== run A ==
==> flow/design.v <==
module segdec(input logic [3:0] in, output logic [6:0] out);
	always_comb
	begin
		case (in)
			4'b0000 :
				out = 7'b0111111;  
			4'b0001 :
				out = 7'b0000110;  
			4'b0010 :
				out = 7'b1011011;  
			4'b0011 :
				out = 7'b1001111;  
			4'b0100 :
				out = 7'b1100110;  
			4'b0101 :
				out = 7'b1101101;  
			4'b0110 :
				out = 7'b1111100;  
			4'b0111 :
				out = 7'b0000111;  
			4'b1000 :
				out = 7'b1111111;  
			4'b1001 :
				out = 7'b1100111;  
			4'b1010 :
				out = 7'b1000000;
			default :
				out = 7'b0000000;
    		endcase
	end
endmodule
module bin_to_bcd(input logic [7:0] in, output logic [3:0][6:0] disp);
logic[3:0] sign_num, units, tens, hundreds;
logic[7:0] num;
logic sign;
always_comb
begin
	sign = in[$high(in)];
	if(sign)  
		num = 0 - in;
	else
		num = in;
	hundreds = num / 100;
	num = num - (hundreds)*100;  
	tens = num / 10;
	num = num - (tens)*10;  
	units = num;
end
always_comb
	if(sign)
		sign_num = 4'hA;
	else
		sign_num = 4'hF;
segdec signdec
(
	.in(sign_num),
	.out(disp[3])
);
segdec hundreddec
(
	.in(hundreds),
	.out(disp[2])
);
segdec tendec
(
	.in(tens),
	.out(disp[1])
);
segdec unitdec
(
	.in(units),
	.out(disp[0])
);
endmodule
module debounce #(parameter int COUNT=500000) (input logic clk, signal_in, output logic signal_out);
logic prev_signal;
int unsigned cnt;
always_ff @(posedge clk)
begin
	if(prev_signal != signal_in)
	begin
		cnt <= 0;  
	end
	else if(cnt >= COUNT)
	begin
		cnt <= 0;  
		signal_out <= signal_in;
	end
	else
	begin
		cnt <= cnt +1;
	end
	prev_signal <= signal_in;
end
endmodule
module read_sm(input logic clk, reset_n, handshake, run, output logic read, done);
enum {HALT, WAIT_1, WAIT_0, DONE} state;
always_ff @(posedge clk, negedge reset_n)
begin
	if(!reset_n)
	begin
		state <= HALT;
		read <= 0;
	end
	else
	begin
		read <= 0;
		unique case(state)
			HALT : if(run) state <= WAIT_1;
			WAIT_1 :
			begin
				if(handshake)
				begin
					state <= WAIT_0;
					read <= '1;  
				end
			end
			WAIT_0 : if(!handshake) state <= DONE;
			DONE : state <= HALT;
		endcase
	end
end
always_comb
	if(state == DONE)
		done = 1;
	else
		done = 0;
endmodule
module sm(input logic clk, input logic [10-1:0] SW, input logic [8-1:0] re_res, im_res, output logic [8-1:0] LED, output logic [8-1:0] re_a, im_a, re_q, im_q);
typedef enum {REAL_A, IMAG_A, REAL_Q, IMAG_Q, DISP_REAL, DISP_IMAG} stateType;
stateType state;
logic reset_n;
logic handshake;
logic [8-1:0] data_in;
always_comb
begin
	reset_n = SW[$high(SW)];
	handshake = SW[$high(SW) -1];
	data_in =  SW[$high(SW) -2 : $low(SW)];
end
logic read_run, read_trigger, read_done;
read_sm re_sm0
(
	.clk(clk),
	.reset_n(reset_n),
	.handshake(handshake),
	.run(read_run),
	.read(read_trigger),
	.done(read_done)
);
always_comb
	read_run = (state == REAL_A) || (state == IMAG_A) || (state == REAL_Q) || (state == IMAG_Q);
always_ff @(posedge clk, negedge reset_n)
begin
	if(!reset_n)
		state <= REAL_A;
	else
	begin
		unique case(state)
			REAL_A: if(read_done) state <= IMAG_A;
			IMAG_A: if(read_done) state <= REAL_Q;
			REAL_Q: if(read_done) state <= IMAG_Q;
			IMAG_Q: if(read_done) state <= DISP_REAL;
			DISP_REAL : if(handshake == 1) state <= DISP_IMAG;
			DISP_IMAG : if(handshake == 0) state <= REAL_A;
		endcase
	end
end
always_ff @(posedge clk)
begin
	if(read_trigger)
	begin
		unique case(state)
			REAL_A: re_a <= data_in;
			IMAG_A: im_a <= data_in;
			REAL_Q: re_q <= data_in;
			IMAG_Q: im_q <= data_in;
			default: ;
		endcase
	end
end
always_comb
begin
	if(state == DISP_REAL)
		LED = re_res;
	else if(state == DISP_IMAG)
		LED = im_res;
	else
		LED = '0;
end
endmodule
module mult(input logic signed [(2*8 -1)-1:0] re_x, im_x, re_y, im_y, output logic signed [2*(2*8 -1)-1:0] re_z, im_z);
logic signed [(2*8 -1)-1:0] a,b,c,d;
always_comb
begin
	a = re_x;
	b = im_x;
	c = re_y;
	d = im_y;
end
logic signed [2*(2*8 -1)-1:0] ac, bd, ad, bc;
always_comb
begin
	ac = a*c;
	bd = b*d;
	ad = a*d;
	bc = b*c;
	re_z = ac - bd;
	im_z = ad + bc;
end
endmodule
module cmplx_mult(
input logic clk,
input logic [10-1:0] switches,
output logic [8-1:0] LED,
output logic [6:0] HEX0,
output logic [6:0] HEX1,
output logic [6:0] HEX2,
output logic [6:0] HEX3,
output logic [6:0] HEX4,
output logic [6:0] HEX5,
output logic [6:0] HEX6,
output logic [6:0] HEX7);
logic [8-1:0] re_a, im_a, re_q, im_q;
logic [8-1:0] re_res, im_res;
logic [10-1:0] SW;
always_comb
	SW[$high(SW)-2:$low(SW)] = switches[$high(switches)-2:$low(switches)];
debounce #(.COUNT(1000)) db0
(
	.clk(clk),
	.signal_in(switches[$high(switches)]),
	.signal_out(SW[$high(SW)])
);
debounce #(.COUNT(1000)) db1
(
	.clk(clk),
	.signal_in(switches[$high(switches)-1]),
	.signal_out(SW[$high(SW)-1])
);
sm sm0 (.*);
logic signed [(2*8 -1)-1:0] re_x, im_x, re_y, im_y;
logic signed [2*(2*8 -1)-1:0] re_z, im_z;
localparam INPUT_SHIFT = (2*8 -1) - 8;
localparam OUTPUT_LOW = 2*INPUT_SHIFT -1;
localparam OUTPUT_HIGH = OUTPUT_LOW + 8 -1;
always_comb
begin
	re_x = $signed(re_a);
	im_x = $signed(im_a);
	re_y = $signed(re_q) << INPUT_SHIFT;
	im_y = $signed(im_q) << INPUT_SHIFT;
	re_res = re_z[OUTPUT_HIGH : OUTPUT_LOW];
	im_res = im_z[OUTPUT_HIGH : OUTPUT_LOW];
end
mult mult0
(.*);
logic [3:0][6:0] sw_hex;
always_comb
begin
	HEX0 = ~ sw_hex[0];  
	HEX1 = ~ sw_hex[1];  
	HEX2 = ~ sw_hex[2];  
	HEX3 = ~ sw_hex[3];  
end
bin_to_bcd sw_disp
(
	.in(SW[7:0]),
	.disp(sw_hex)
);
logic [3:0][6:0] led_hex;
always_comb
begin
	HEX4 = ~ led_hex[0];  
	HEX5 = ~ led_hex[1];  
	HEX6 = ~ led_hex[2];  
	HEX7 = ~ led_hex[3];  
end
bin_to_bcd led_disp
(
	.in(LED),
	.disp(led_hex)
);
endmodule
clock: 12.5 ns
lec_check: 0
abc_area: 1
cap_margin: 20
core_margin: 2
core_utilization: 72
cts_cluster_diameter: 231
cts_cluster_size: 33
gpl_timing_driven: 1
max_routing_layer: met4
place_density_lb_addon: 0.19
setup_slack_margin: -0.71
slew_margin: 20
tns_end_percent: 100
run.sh (not shown) runs the stock make flow with config.mk's settings and CLKGATE_MAP_FILE=.
What the final checks of run A revealed, after a flow that finished every stage, was a layout that fails on setup timing.
> inputs changed (run A -> run B)
Settings: CTS_CLUSTER_SIZE no longer set, was 33; CTS_CLUSTER_DIAMETER no longer set, was 231; SETUP_SLACK_MARGIN no longer set, was -0.71; PLACE_DENSITY_LB_ADDON no longer set, was 0.19; ABC_AREA no longer set, was 1; GPL_TIMING_DRIVEN no longer set, was 1; PLACE_DENSITY now 0.66, previously not set; MAX_ROUTING_LAYER no longer set, was met4; TNS_END_PERCENT no longer set, was 100; the clock period (ns, I/O delays scaled along) now 14.4, was 12.5.
Results
The flow ended early for run B: it failed with a tool error in global routing. Run B against run A: multiplexer share of the synthesized area rose by 1.0 points; site row count now sits lower. Diff run A -> run B: portion of the post-synthesis area used by sequential elements picked up an extra 0.80 points; number of placed instances with taps included lost 610; post-synthesis share of cell area spent on xor and xnor gates picked up an extra 3.4 points; detailed placer's ending HPWL lost about 9%. The worst setup timing slack at the placement stage reported for run B is greater than that of run A by 0.87 ns. Run B vs run A: placer congestion estimate down by a few percent. Adder-cell share of the synthesized area for run B is higher than for run A.
What run C does differently from run B at the input level:
Settings: putting CTS_CLUSTER_SIZE at 98 where nothing was set; putting ABC_AREA at 1 where nothing was set; swapping 0.66 for 0.41 in PLACE_DENSITY; putting CTS_CLUSTER_DIAMETER at 373 where nothing was set; swapping 14.4 for 18.1 in the clock period (ns, I/O delays scaled along).
Run C went all the way through the flow, and no timing, DRC or antenna check failed.
Per the comparison of run C with run B, buffer count from post-CTS setup fixing fell by 61, post-synthesis chip area from yosys rose by 830 um^2, placed cell count rose by 319.
The following lists how run D was set up differently from run C:
Settings: CTS_CLUSTER_SIZE removed (was 98); ABC_AREA removed (was 1); CORE_UTILIZATION changed from 72 to 56; CTS_CLUSTER_DIAMETER removed (was 373); PLACE_DENSITY changed from 0.41 to 0.6; the clock period (ns, I/O delays scaled along) changed from 18.1 to 28.5.
Results
Relative to run C, area growth from synthesis to layout increased by 1.1 points in run D.
Summary of run D over run C: area of the core saw an increase, arrival time reported for the critical path endpoint saw an increase, area of all placed cells without fillers saw a decrease.
Run D went all the way through synthesis, placement and routing and the layout is clean on timing, DRC and antenna.
Relative to run C, part of the Yosys area used for sequential elements has gone up in run D.
Changes observed in run D relative to run C: yosys stat chip area went down; global routing met2 resource utilization decreased by 21 points relative to the old numbers.
Run D reports a lower routed wire length on met2 than run C does.
Cell count after placement, run C and run D, higher one = run C.
